==> flow/design.v (excerpt) <==
module ieee754multiplier (
    input logic clk, rst_n,
    input logic [31:0] a_i,
    input logic [31:0] b_i,
    input logic start_i,
    output logic done_o,
    output logic nan_o,
    output logic inifinit_o,
    output logic overflow_o,
    output logic underflow_o,
    output logic [31:0] product_o
);
For scale: ~3600 cells after synthesis, ~140 flip-flops, about 100 I/O pins, ~27000 um^2 of cells after synthesis.
export LEC_CHECK = 0
export ABC_AREA = 1
export CAP_MARGIN = 20
export CELL_PAD_IN_SITES_DETAIL_PLACEMENT = 0
export CELL_PAD_IN_SITES_GLOBAL_PLACEMENT = 1
export CORE_ASPECT_RATIO = 0.77
export CORE_MARGIN = 10
export CORE_UTILIZATION = 50
export CTS_CLUSTER_DIAMETER = 92
export CTS_CLUSTER_SIZE = 77
export GPL_ROUTABILITY_DRIVEN = 1
export GPL_TIMING_DRIVEN = 0
export HOLD_SLACK_MARGIN = -0.03
export MAX_ROUTING_LAYER = met4
export MIN_ROUTING_LAYER = met2
export SLEW_MARGIN = 20
export TNS_END_PERCENT = 20
create_clock -name core_clock -period 12.3 [get_ports {clk}]
run.sh (not shown) runs the stock make flow with config.mk's settings and CLKGATE_MAP_FILE=.
The first run did not get past 5_1_grt (GRT-0116).
Then changed:
- ABC_AREA: 1 -> unset
- CELL_PAD_IN_SITES_DETAIL_PLACEMENT: 0 -> unset
- CELL_PAD_IN_SITES_GLOBAL_PLACEMENT: 1 -> unset
- CORE_ASPECT_RATIO: 0.77 -> 0.5
- CORE_MARGIN: 10 -> 2
- CTS_CLUSTER_DIAMETER: 92 -> unset
- CTS_CLUSTER_SIZE: 77 -> unset
- GPL_ROUTABILITY_DRIVEN: 1 -> unset
- GPL_TIMING_DRIVEN: 0 -> unset
- HOLD_SLACK_MARGIN: -0.03 -> unset
- MAX_ROUTING_LAYER: met4 -> unset
- MIN_ROUTING_LAYER: met2 -> unset
- TNS_END_PERCENT: 20 -> unset
- clock period: 12.3 -> 9.0 ns (I/O delays scaled with it)
- The new run completed without violations
- die size is lower by about a fifth
- synthesized cell count is lower by a quarter to a third
- synthesized area is lower by a few percent
Then changed:
- CAP_MARGIN: 20 -> 0
- CORE_MARGIN: 2 -> 7
- CORE_UTILIZATION: 50 -> 72
- PLACE_DENSITY_LB_ADDON: unset -> 0.23
- TNS_END_PERCENT: unset -> 15
What happened: Global-route usage grows by 7.4 points; routed wire length grows by 2.7%; sequential share of layout area grows by 0.19 points; flip-flop count stays the same.
Then changed:
- CORE_ASPECT_RATIO: 0.5 -> unset
- CORE_MARGIN: 7 -> 2
- PLACE_DENSITY_LB_ADDON: 0.23 -> unset
- TNS_END_PERCENT: 15 -> unset
- clock period: 9.0 -> 6.22 ns (I/O delays scaled with it)
The changed run reached the layout checks and failed them: setup timing.
Register-to-register slack gets worse by 1.6 ns.
Count of clock-buffer cells in the layout is unchanged.
Setup slack gets worse by 1.6 ns.
Global-route usage goes up by 15 points.
Design area goes up by about a fifth.
Die size goes down by roughly a tenth.
Wire length goes up by a quarter to a third.
Non-clock buffer count goes up by 318.
Core utilization goes up by 11 points.
Synthesized cell count stays the same.

Starting RTL as in the previous note.
clock: 12.3 ns
lec_check: 0
cap_margin: 20
cell_pad_in_sites_detail_placement: 2
cell_pad_in_sites_global_placement: 3
core_margin: 2
core_utilization: 50
cts_cluster_diameter: 92
cts_cluster_size: 77
gpl_routability_driven: 1
gpl_timing_driven: 0
slew_margin: 20
The baseline failed in 3_3_place_gp.
==> next run, changes <==
--- a/flow/config.mk
+++ b/flow/config.mk
@@ -6,8 +6,10 @@
 export NUM_CORES = 4
 export LEC_CHECK = 0
+export ABC_AREA = 1
 export CAP_MARGIN = 20
-export CELL_PAD_IN_SITES_DETAIL_PLACEMENT = 2
-export CELL_PAD_IN_SITES_GLOBAL_PLACEMENT = 3
-export CORE_MARGIN = 2
+export CELL_PAD_IN_SITES_DETAIL_PLACEMENT = 0
+export CELL_PAD_IN_SITES_GLOBAL_PLACEMENT = 1
+export CORE_ASPECT_RATIO = 0.77
+export CORE_MARGIN = 10
 export CORE_UTILIZATION = 50
 export CTS_CLUSTER_DIAMETER = 92
@@ -15,3 +17,4 @@
 export GPL_ROUTABILITY_DRIVEN = 1
 export GPL_TIMING_DRIVEN = 0
+export MAX_ROUTING_LAYER = met4
 export SLEW_MARGIN = 20
Outcome: The new run completed with no timing, DRC or antenna violations; die area climbs by about a fifth; synthesized cell count climbs by a quarter to a third; synthesized area climbs by a little under a tenth.
==> next run, changes <==
==> flow/config.mk (replaced) <==
export PLATFORM = sky130hd
export DESIGN_NAME = ieee754multiplier
export DESIGN_NICKNAME = ieee754multiplier
export VERILOG_FILES = /design/flow/design.v
export SDC_FILE = /design/flow/constraint.sdc
export NUM_CORES = 4
export LEC_CHECK = 0
export CAP_MARGIN = 20
export CORE_MARGIN = 2
export CORE_UTILIZATION = 50
export SLEW_MARGIN = 20
==> flow/constraint.sdc (replaced) <==
create_clock -name core_clock -period 9.0 [get_ports {clk}]
set_input_delay 1.8000 -clock core_clock [delete_from_list [all_inputs] [get_ports {clk}]]
set_output_delay 1.8000 -clock core_clock [all_outputs]
set_load 0.01 [all_outputs]
Clock-buffer cell count went up by 1.
Worst setup slack got worse by 3400 ps.
Synthesized cell count went down by a quarter to a third.
==> next run, changes <==
--- a/flow/config.mk
+++ b/flow/config.mk
@@ -7,5 +7,8 @@
 export LEC_CHECK = 0
 export CAP_MARGIN = 20
+export CORE_ASPECT_RATIO = 0.5
 export CORE_MARGIN = 2
-export CORE_UTILIZATION = 50
+export CORE_UTILIZATION = 72
+export CTS_CLUSTER_DIAMETER = 154
+export CTS_CLUSTER_SIZE = 100
 export SLEW_MARGIN = 20
- flip-flop count is unchanged
- setup slack got worse by 120 ps
- clock-buffer cell count went up by 1
- wire length went down by a few percent
==> next run, changes <==
--- a/flow/config.mk
+++ b/flow/config.mk
@@ -7,8 +7,7 @@
 export LEC_CHECK = 0
 export CAP_MARGIN = 20
-export CORE_ASPECT_RATIO = 0.5
 export CORE_MARGIN = 2
-export CORE_UTILIZATION = 72
-export CTS_CLUSTER_DIAMETER = 154
-export CTS_CLUSTER_SIZE = 100
+export CORE_UTILIZATION = 40
+export GPL_ROUTABILITY_DRIVEN = 0
+export HOLD_SLACK_MARGIN = 0.19
 export SLEW_MARGIN = 20
Result: Utilization decreases by 36 points; count of clock-buffer cells in the layout decreases by 2; register-to-register slack is better by 180 ps; design area rises by 1.6%; fmax goes up by 2.2%.
==> next run, changes <==
--- a/flow/config.mk
+++ b/flow/config.mk
@@ -8,6 +8,4 @@
 export CAP_MARGIN = 20
 export CORE_MARGIN = 2
-export CORE_UTILIZATION = 40
-export GPL_ROUTABILITY_DRIVEN = 0
-export HOLD_SLACK_MARGIN = 0.19
+export CORE_UTILIZATION = 50
 export SLEW_MARGIN = 20
==> flow/constraint.sdc (replaced) <==
create_clock -name core_clock -period 8.35 [get_ports {clk}]
set_input_delay 1.6700 -clock core_clock [delete_from_list [all_inputs] [get_ports {clk}]]
set_output_delay 1.6700 -clock core_clock [all_outputs]
set_load 0.01 [all_outputs]
Effect:
- The changed run produced a clean layout
- wire length fell by 1.0%
- flip-flop count is unchanged
- area after synthesis does not change
- worst setup slack is worse by 410 ps
- non-clock buffer count is higher by 31
- final area went up by 0.62%
- synthesized cell count is unchanged
- sequential share of layout area hardly moves

v4:
ieee754multiplier again, from the RTL that the note above started with.
Settings: LEC_CHECK=0, ABC_AREA=1, CAP_MARGIN=5, CORE_MARGIN=2, CORE_UTILIZATION=69, CTS_CLUSTER_SIZE=10, PLACE_DENSITY=0.38, SETUP_SLACK_MARGIN=1.89, SLEW_MARGIN=20, TNS_END_PERCENT=10; clock period 6.32 ns.
No crash in v4: every stage finished, but the layout fails its final checks due to setup timing.
> inputs changed (v4 -> v16)
- PLACE_DENSITY removed (was 0.38)
- ABC_AREA removed (was 1)
- TNS_END_PERCENT removed (was 10)
- CORE_UTILIZATION changed from 69 to 23
- CTS_CLUSTER_SIZE removed (was 10)
- CAP_MARGIN changed from 5 to 20
- SETUP_SLACK_MARGIN removed (was 1.89)
- the clock period (ns, I/O delays scaled along) changed from 6.32 to 8.35
Notes after the runs:
- The count of clock-buffer cells in the layout in v16 was lower than what v4 gave.
- No crash in v4: every stage finished, but the layout fails its final checks due to setup timing.
- The flow did not stop early for v16: all stages ran, and the layout cleared the timing, DRC and antenna checks.
- Going from v4 to v16, initial standard-cell utilization of the core shrinks by 47 points.
- Post-CTS setup buffer count: v16 lower than v4
- Area overhead of the layout relative to synthesis for v16: 4.0 points down relative to v4
- Setup slack: v16 > v4
What v58 does differently from v16 at the input level:
- setting CTS_CLUSTER_SIZE to 95 for the first time
- setting ABC_AREA to 1 for the first time
- changing CORE_UTILIZATION from 23 to 65
- changing the clock period (ns, I/O delays scaled along) from 8.35 to 3.48
==> comparison <==
register to register as the worst hold-check path type was reported by v16, and primary input to asynchronous set/reset pin by v58.
Finished, but not clean: v58, with setup timing.
The global-route usage reported for v58 is greater than that of v16 by 27 points.
Relative to v16, time the final worst path needs with I/O delays and setup has gone down in v58.
Of the two values seen for capture point of the critical path, exponent_hi_r[0]$_DFFE_PN0P_ was produced by v16 and product_r[9]$_DFFE_PN0P_ by v58.
Compared with v16, v58 shows a higher via count.
### v58 -> v39
- setting SETUP_SLACK_MARGIN to 1.03 for the first time
- setting TNS_END_PERCENT to 5 for the first time
- Status v39: flow complete, layout not clean - setup timing
- v39 against v58: global routing met1 resource utilization dropped 1.4 points; first-iteration DRC count went down; sequential share of layout area up 0.30 points.

The RTL this note starts from:
==> flow/design.v <==
module ieee754multiplier (
    input logic clk, rst_n,
    input logic [31:0] a_i,
    input logic [31:0] b_i,
    input logic start_i,
    output logic done_o,
    output logic nan_o,
    output logic inifinit_o,
    output logic overflow_o,
    output logic underflow_o,
    output logic [31:0] product_o
);
typedef enum logic[1:0] {
    INITIAL_STATE = 2'b00,
    MULTIPLY_STEP = 2'b01,
    RESULT_VERIFICATION_STEP = 2'b10,
    DONE = 2'b11
} MULTIPLIER_FSM_STATE;
MULTIPLIER_FSM_STATE current_state;
logic [31:0] a_r, b_r;  
logic signal_a, signal_b;
logic [7:0] exponent_a, exponent_b;
logic [23:0] mantissa_a, mantissa_b;  
logic [47:0] mantissa_temp;
logic [9:0] exponent_temp;
logic [31:0] product_r;      
logic [1:0]  exponent_hi_r;  
always_comb begin : MULTIPLIER_COMB_BLOCK
    signal_a = a_r[31];  
    signal_b = b_r[31];  
    exponent_a = a_r[30:23];  
    exponent_b = b_r[30:23];  
    mantissa_a[23] = 1;
    mantissa_a[22:0] = a_r[22:0];   
    mantissa_b[23] = 1;
    mantissa_b[22:0] = b_r[22:0];   
    if (mantissa_a[22-:23] == 0 || mantissa_b[22-:23] == 0) begin  
        mantissa_temp = 0;  
        exponent_temp = 0;  
    end else begin
        mantissa_temp = mantissa_a * mantissa_b;  
        exponent_temp = exponent_a + exponent_b - 127;  
        if (mantissa_temp[47] == 1) begin  
            mantissa_temp = mantissa_temp >> 1;  
            exponent_temp = exponent_temp + 1;  
        end
    end
end
always_ff @(posedge clk, negedge rst_n) begin : MULTIPLIER_FF_BLOCK
    if(!rst_n) begin
        current_state <= INITIAL_STATE;
        a_r <= 32'b0;
        b_r <= 32'b0;
        product_r <= 32'b0;
        exponent_hi_r <= 2'b0;
        done_o <= 1'b0;
        nan_o <= 1'b0;
        inifinit_o <= 1'b0;
        overflow_o <= 1'b0;
        underflow_o <= 1'b0;
        product_o <= 32'b0;
    end else begin
        case (current_state)
            INITIAL_STATE, DONE: begin
                done_o <= 1'b0;
                if (start_i) begin
                    a_r <= a_i;
                    b_r <= b_i;
                    current_state <= MULTIPLY_STEP;
                end else begin
                    current_state <= INITIAL_STATE;
                end
            end
            MULTIPLY_STEP: begin
                product_r[31] <= signal_a ^ signal_b;  
                product_r[30:23] <= exponent_temp[7:0];  
                product_r[22:0] <= mantissa_temp[45:23];  
                exponent_hi_r <= exponent_temp[9:8];
                current_state <= RESULT_VERIFICATION_STEP;
            end
            RESULT_VERIFICATION_STEP: begin
                nan_o <= 1'b0;
                inifinit_o <= 1'b0;
                overflow_o <= 1'b0;
                underflow_o <= 1'b0;
                product_o <= product_r;
                if (product_r[30:23] == 8'hFF && product_r[22:0] != 23'b00) begin
                    nan_o <= 1'b1;
                    product_o <= 32'b00;
                end else if (product_r[30:23] == 8'b11111111 && product_r[22:0] == 23'b0) begin
                    inifinit_o <= 1'b1;
                end else if (exponent_hi_r[0] == 1'b1 || exponent_hi_r[1] == 1'b1) begin
                    overflow_o <= 1'b1;
                    product_o <= 32'h7FFFFFFF;
                end else if (product_r[30:23] == 8'b00000000) begin
                    underflow_o <= 1'b1;
                    product_o <= 32'b00;
                end
                done_o <= 1'b1;
                current_state <= DONE;
            end
        endcase
    end
end
endmodule
Settings: LEC_CHECK=0, ABC_AREA=1, CAP_MARGIN=20, CORE_MARGIN=2, CORE_UTILIZATION=72, CTS_CLUSTER_DIAMETER=372, CTS_CLUSTER_SIZE=100, PLACE_DENSITY=0.39, SETUP_SLACK_MARGIN=0.59, SLEW_MARGIN=20; clock period 4.88 ns.
The baseline finished with setup timing left.
Change:
--- a/flow/config.mk
+++ b/flow/config.mk
@@ -11,6 +11,4 @@
 export CORE_UTILIZATION = 72
-export CTS_CLUSTER_DIAMETER = 372
-export CTS_CLUSTER_SIZE = 100
-export PLACE_DENSITY = 0.39
-export SETUP_SLACK_MARGIN = 0.59
+export SETUP_SLACK_MARGIN = 0.44
 export SLEW_MARGIN = 20
+export TNS_END_PERCENT = 5
==> flow/constraint.sdc (replaced) <==
create_clock -name core_clock -period 5.04 [get_ports {clk}]
set_input_delay 1.0080 -clock core_clock [delete_from_list [all_inputs] [get_ports {clk}]]
set_output_delay 1.0080 -clock core_clock [all_outputs]
set_load 0.01 [all_outputs]
The changed run ended with an error in global routing (5_1_grt) with ODB-0269.
Area after synthesis stays the same.
Die area stays the same.
Synthesized cell count does not change.
Change:
--- a/flow/config.mk
+++ b/flow/config.mk
@@ -11,3 +11,6 @@
 export CORE_UTILIZATION = 72
-export SETUP_SLACK_MARGIN = 0.44
+export CTS_CLUSTER_DIAMETER = 372
+export CTS_CLUSTER_SIZE = 100
+export HOLD_SLACK_MARGIN = -0.09
+export PLACE_DENSITY = 0.39
 export SLEW_MARGIN = 20
==> flow/constraint.sdc (replaced) <==
create_clock -name core_clock -period 4.88 [get_ports {clk}]
set_input_delay 0.9760 -clock core_clock [delete_from_list [all_inputs] [get_ports {clk}]]
set_output_delay 0.9760 -clock core_clock [all_outputs]
set_load 0.01 [all_outputs]
=> Now the flow produced a layout that fails on setup timing. Area after synthesis does not change. Die size stays the same. Synthesized cell count stays the same.
Change:
==> flow/config.mk (replaced) <==
export PLATFORM = sky130hd
export DESIGN_NAME = ieee754multiplier
export DESIGN_NICKNAME = ieee754multiplier
export VERILOG_FILES = /design/flow/design.v
export SDC_FILE = /design/flow/constraint.sdc
export NUM_CORES = 4
export LEC_CHECK = 0
export CAP_MARGIN = 20
export CORE_MARGIN = 2
export CORE_UTILIZATION = 66
export SLEW_MARGIN = 20
==> flow/constraint.sdc (replaced) <==
create_clock -name core_clock -period 7.4 [get_ports {clk}]
set_input_delay 1.4800 -clock core_clock [delete_from_list [all_inputs] [get_ports {clk}]]
set_output_delay 1.4800 -clock core_clock [all_outputs]
set_load 0.01 [all_outputs]
This time the run finished with timing, DRC and antenna clean.
Synthesized area goes down by 6.6%.
Via count goes down by 28%.
Count of clock-buffer cells in the layout goes down by 1.
First-iteration DRC count goes down by about 70%.
Non-clock buffer count goes down by 152.
Worst hold slack is better by 0.19 ns.
Global-route usage goes down by 12 points.
